== P ==
## lcd_ctrl
module lcd_ctrl(clk, reset, datain, cmd, cmd_valid, dataout, output_valid, busy);
==> flow/config.mk <==
export PLATFORM = sky130hd
export DESIGN_NAME = lcd_ctrl
export DESIGN_NICKNAME = lcd_ctrl
export VERILOG_FILES = /design/flow/design.v
export SDC_FILE = /design/flow/constraint.sdc
export NUM_CORES = 4
export LEC_CHECK = 0
export CAP_MARGIN = 20
export CORE_MARGIN = 2
export CORE_UTILIZATION = 72
export CTS_CLUSTER_DIAMETER = 28
export CTS_CLUSTER_SIZE = 52
export PLACE_DENSITY = 0.78
export SETUP_SLACK_MARGIN = 1.09
export SLEW_MARGIN = 20
==> flow/constraint.sdc <==
create_clock -name core_clock -period 3.67 [get_ports {clk}]
set_input_delay 0.7340 -clock core_clock [delete_from_list [all_inputs] [get_ports {clk}]]
set_output_delay 0.7340 -clock core_clock [all_outputs]
set_load 0.01 [all_outputs]
run.sh (not shown) runs the stock make flow with config.mk's settings and CLKGATE_MAP_FILE=.
P did not finish: a tool error stopped it during global routing (5_1_grt).
Relative to P, the following input files were edited for Q:
- removing CTS_CLUSTER_SIZE (formerly 52)
- removing SETUP_SLACK_MARGIN (formerly 1.09)
- removing PLACE_DENSITY (formerly 0.78)
- changing CORE_UTILIZATION from 72 to 15
- removing CTS_CLUSTER_DIAMETER (formerly 28)
- changing the clock period (ns, I/O delays scaled along) from 3.67 to 5.81
Results
No stage failed in Q, and the final checks on the layout all came back clean. Sort P and Q by pre-CTS worst setup slack, descending, and Q comes first. Comparing number of setup buffers added after CTS for P and Q, the bigger number came from P. Delta (Q minus P): area figure in the yosys stat output level; share of the core filled by cells before placement dropped 58 points; core area went up. Summary: with P as the reference, y dimension of the die in Q moved up by more than 100%. Q against P: number of buffers added by the clock tree synthesis step decreased by 33% relative to the old numbers, half-perimeter wire length after detailed placement moved down, number of instances in the placed design shows an increase of 845. In Q, the die extent in x came out 120% above the value in P. Total die size, P and Q, lower one = P.

Starting RTL as in the previous note.
// lcd_ctrl
module lcd_ctrl(clk, reset, datain, cmd, cmd_valid, dataout, output_valid, busy);
input           clk;
input           reset;
input   [7:0]   datain;
input   [2:0]   cmd;
input           cmd_valid;
output reg [7:0]   dataout;
output reg         output_valid;
output reg         busy;
reg cur_state,next_state;  
reg [5:0] img_counter;     
reg [2:0] row,col;         
reg [2:0] row_t,col_t;         
reg [5:0] out_pos;          
reg [2:0] cmd_reg;         
reg [7:0] data_buff[35:0];  
localparam REFLASH     = 3'd0;
localparam LOAD_DATA   = 3'd1;
localparam SHIFT_RIGHT = 3'd2;
localparam SHIFT_LEFT  = 3'd3;
localparam SHIFT_UP    = 3'd4;
localparam SHIFT_DOWN  = 3'd5;
localparam WAIT_CMD = 1'b0;
localparam PROCESS  = 1'b1;
always @ ( posedge clk or posedge reset ) begin    
    if (reset)  
        cur_state <= WAIT_CMD;
    else
        cur_state <= next_state;
end 
always @ ( * ) begin     
    case ( cur_state )
        WAIT_CMD : begin
            if ( cmd_valid )
                next_state = PROCESS;
            else
                next_state = WAIT_CMD;
        end
        PROCESS : begin
            if ( ( cmd_reg == REFLASH ) && img_counter[5:3] == 3'd2 && img_counter[2:0] == 3'd2 )
                next_state = WAIT_CMD;
            else
                next_state = PROCESS;
        end
    endcase
end
always @ (*) begin   
    row_t = row + img_counter[5:3];
    col_t = col + img_counter[2:0];
    out_pos = row_t * 6'd6 + col_t;
end
always @ ( posedge clk or posedge reset ) begin   
    if (reset) begin
        row <= 3'd2;
        col <= 3'd2;
        dataout <= 8'd0;
        output_valid <= 1'd0;
        busy <= 1'd0;
        cmd_reg <= REFLASH;
        img_counter <= 6'd0;
    end
    else begin
        if ( cur_state == WAIT_CMD ) begin
            if ( cmd_valid ) begin
                cmd_reg <= cmd;
                busy <= 1'd1;
            end
            img_counter <= 6'd0;
            output_valid <= 1'd0;
        end
        else begin
            case ( cmd_reg )
                REFLASH : begin
  ...
Settings: LEC_CHECK=0, CAP_MARGIN=20, CORE_MARGIN=2, CORE_UTILIZATION=72, CTS_CLUSTER_DIAMETER=392, CTS_CLUSTER_SIZE=18, PLACE_DENSITY_LB_ADDON=0.15, SETUP_SLACK_MARGIN=-0.21, SLEW_MARGIN=30; clock period 3.59 ns.
The starting point reached the layout checks and failed them: negative setup slack.
Change:
Settings changed: CAP_MARGIN 20 to 0, CORE_ASPECT_RATIO set to 0.93, SETUP_SLACK_MARGIN -0.21 to -0.35.
Clock period 3.59 ns to 3.55 ns, I/O delays scaled along.
=>
- The new run ran to the end with violations: negative setup slack
- non-clock buffer count rose by 20
- via count fell by about 1.4%
- routed wire length fell by 5.6%
Change:
Settings changed: CAP_MARGIN 0 to 35, CELL_PAD_IN_SITES_DETAIL_PLACEMENT set to 2, CORE_ASPECT_RATIO 0.93 to unset, CORE_MARGIN 2 to 6, CORE_UTILIZATION 72 to 60, CTS_CLUSTER_DIAMETER 392 to 238, CTS_CLUSTER_SIZE 18 to 16, GPL_TIMING_DRIVEN set to 1, MAX_ROUTING_LAYER set to met4, MIN_ROUTING_LAYER set to met2, PLACE_DENSITY_LB_ADDON 0.15 to unset, SETUP_SLACK_MARGIN -0.35 to unset, SLEW_MARGIN 30 to 40.
Clock period 3.55 ns to 4.5 ns, I/O delays scaled along.
Now the flow died in detailed placement, error DPL-0033.
Synthesized cell count does not change.
Synthesized area does not change.
Die size is higher by 32%.
Change:
Settings changed: ABC_AREA set to 1, CAP_MARGIN 35 to 5, CELL_PAD_IN_SITES_DETAIL_PLACEMENT 2 to 1, CELL_PAD_IN_SITES_GLOBAL_PLACEMENT set to 2, CORE_ASPECT_RATIO set to 1.05, CORE_MARGIN 6 to 9, CORE_UTILIZATION 60 to 64, CTS_CLUSTER_DIAMETER 238 to 284, CTS_CLUSTER_SIZE 16 to 92, GPL_ROUTABILITY_DRIVEN set to 0, GPL_TIMING_DRIVEN 1 to unset, HOLD_SLACK_MARGIN set to -0.04, MAX_ROUTING_LAYER met4 to met5, PLACE_DENSITY set to 0.63, SETUP_SLACK_MARGIN set to 0.32, SLEW_MARGIN 40 to 35, TNS_END_PERCENT set to 65.
Clock period 4.5 ns to 5.45 ns, I/O delays scaled along.
The changed run stopped in global placement without I/O; synthesized cell count went up by well over a third; die size rose by a few percent; synthesized area climbs by a few percent.

Setup of run 1:
lcd_ctrl again, from the RTL that the note above started with.
==> flow/config.mk <==
export PLATFORM = sky130hd
export DESIGN_NAME = lcd_ctrl
export DESIGN_NICKNAME = lcd_ctrl
export VERILOG_FILES = /design/flow/design.v
export SDC_FILE = /design/flow/constraint.sdc
export NUM_CORES = 4
export LEC_CHECK = 0
export ABC_AREA = 1
export CAP_MARGIN = 5
export CELL_PAD_IN_SITES_DETAIL_PLACEMENT = 0
export CORE_ASPECT_RATIO = 0.89
export CORE_MARGIN = 2
export CORE_UTILIZATION = 72
export CTS_CLUSTER_SIZE = 50
export GPL_ROUTABILITY_DRIVEN = 0
export MAX_ROUTING_LAYER = met4
export PLACE_DENSITY_LB_ADDON = 0.01
export SETUP_SLACK_MARGIN = 0.9
export SLEW_MARGIN = 20
==> flow/constraint.sdc <==
create_clock -name core_clock -period 3.08 [get_ports {clk}]
set_input_delay 0.6160 -clock core_clock [delete_from_list [all_inputs] [get_ports {clk}]]
set_output_delay 0.6160 -clock core_clock [all_outputs]
set_load 0.01 [all_outputs]
Run 1 | ERROR | global routing
## Diff of input files: run 2 against run 1
- a change of CAP_MARGIN from 5 to 30
- a change of ABC_AREA from 1 to 0
- an added TNS_END_PERCENT of 10
- a change of PLACE_DENSITY_LB_ADDON from 0.01 to 0.07
- an added CTS_CLUSTER_DIAMETER of 81
- an added HOLD_SLACK_MARGIN of 0.2
- an added MIN_ROUTING_LAYER of met2
- a deleted CORE_ASPECT_RATIO that had been 0.89
- a change of SLEW_MARGIN from 20 to 40
- a change of CORE_UTILIZATION from 72 to 53
- a deleted SETUP_SLACK_MARGIN that had been 0.9
- a change of CELL_PAD_IN_SITES_DETAIL_PLACEMENT from 0 to 2
- a change of GPL_ROUTABILITY_DRIVEN from 0 to 1
- a change of the clock period (ns, I/O delays scaled along) from 3.08 to 4.5
Results
Run 2 got as far as global routing, where a tool error ended the run.
Diff run 1 -> run 2 | combined area of all synthesized cells | decrease of about 2.7%
Of run 2 and run 1, the run reporting the higher post-synthesis cell count from yosys was run 1.
In run 2 the core footprint turned out 0.0060 mm² higher than in run 1.
Run 2 vs run 1 — horizontal extent of the die climbed by a little under 10%
Of run 2 and run 1, run 1 shows the lower HPWL after detailed placement, with run 2 above it.
Area enclosed by the die boundary was lower in run 1 than in run 2.
Looking at run 2 and run 1, the area fraction in full adders, half adders and majority gates is a wash.
### run 2 -> run 3
- HOLD_SLACK_MARGIN: 0.2 -> unset
- CAP_MARGIN: 30 -> 20
- PLACE_DENSITY_LB_ADDON: 0.07 -> unset
- MIN_ROUTING_LAYER: met2 -> unset
- CELL_PAD_IN_SITES_DETAIL_PLACEMENT: 2 -> unset
- ABC_AREA: 0 -> unset
- TNS_END_PERCENT: 10 -> unset
- CORE_UTILIZATION: 53 -> 9
- GPL_ROUTABILITY_DRIVEN: 1 -> unset
- CTS_CLUSTER_DIAMETER: 81 -> unset
- MAX_ROUTING_LAYER: met4 -> unset
- CTS_CLUSTER_SIZE: 50 -> unset
- SLEW_MARGIN: 40 -> 20
- the clock period (ns, I/O delays scaled along): 4.5 -> 5.23
Notes after the runs:
Run 3: PASS, flow complete, no timing, DRC or antenna violations. Changes observed in run 3 relative to run 2: routability-driven placement congestion ratio shrank by about 18%, area share of xor/xnor cells in the synthesized design held steady, placeable core area grew by 490%. Comparing quantity of gates resized following cts for run 2 and run 3, the smaller number came from run 3.
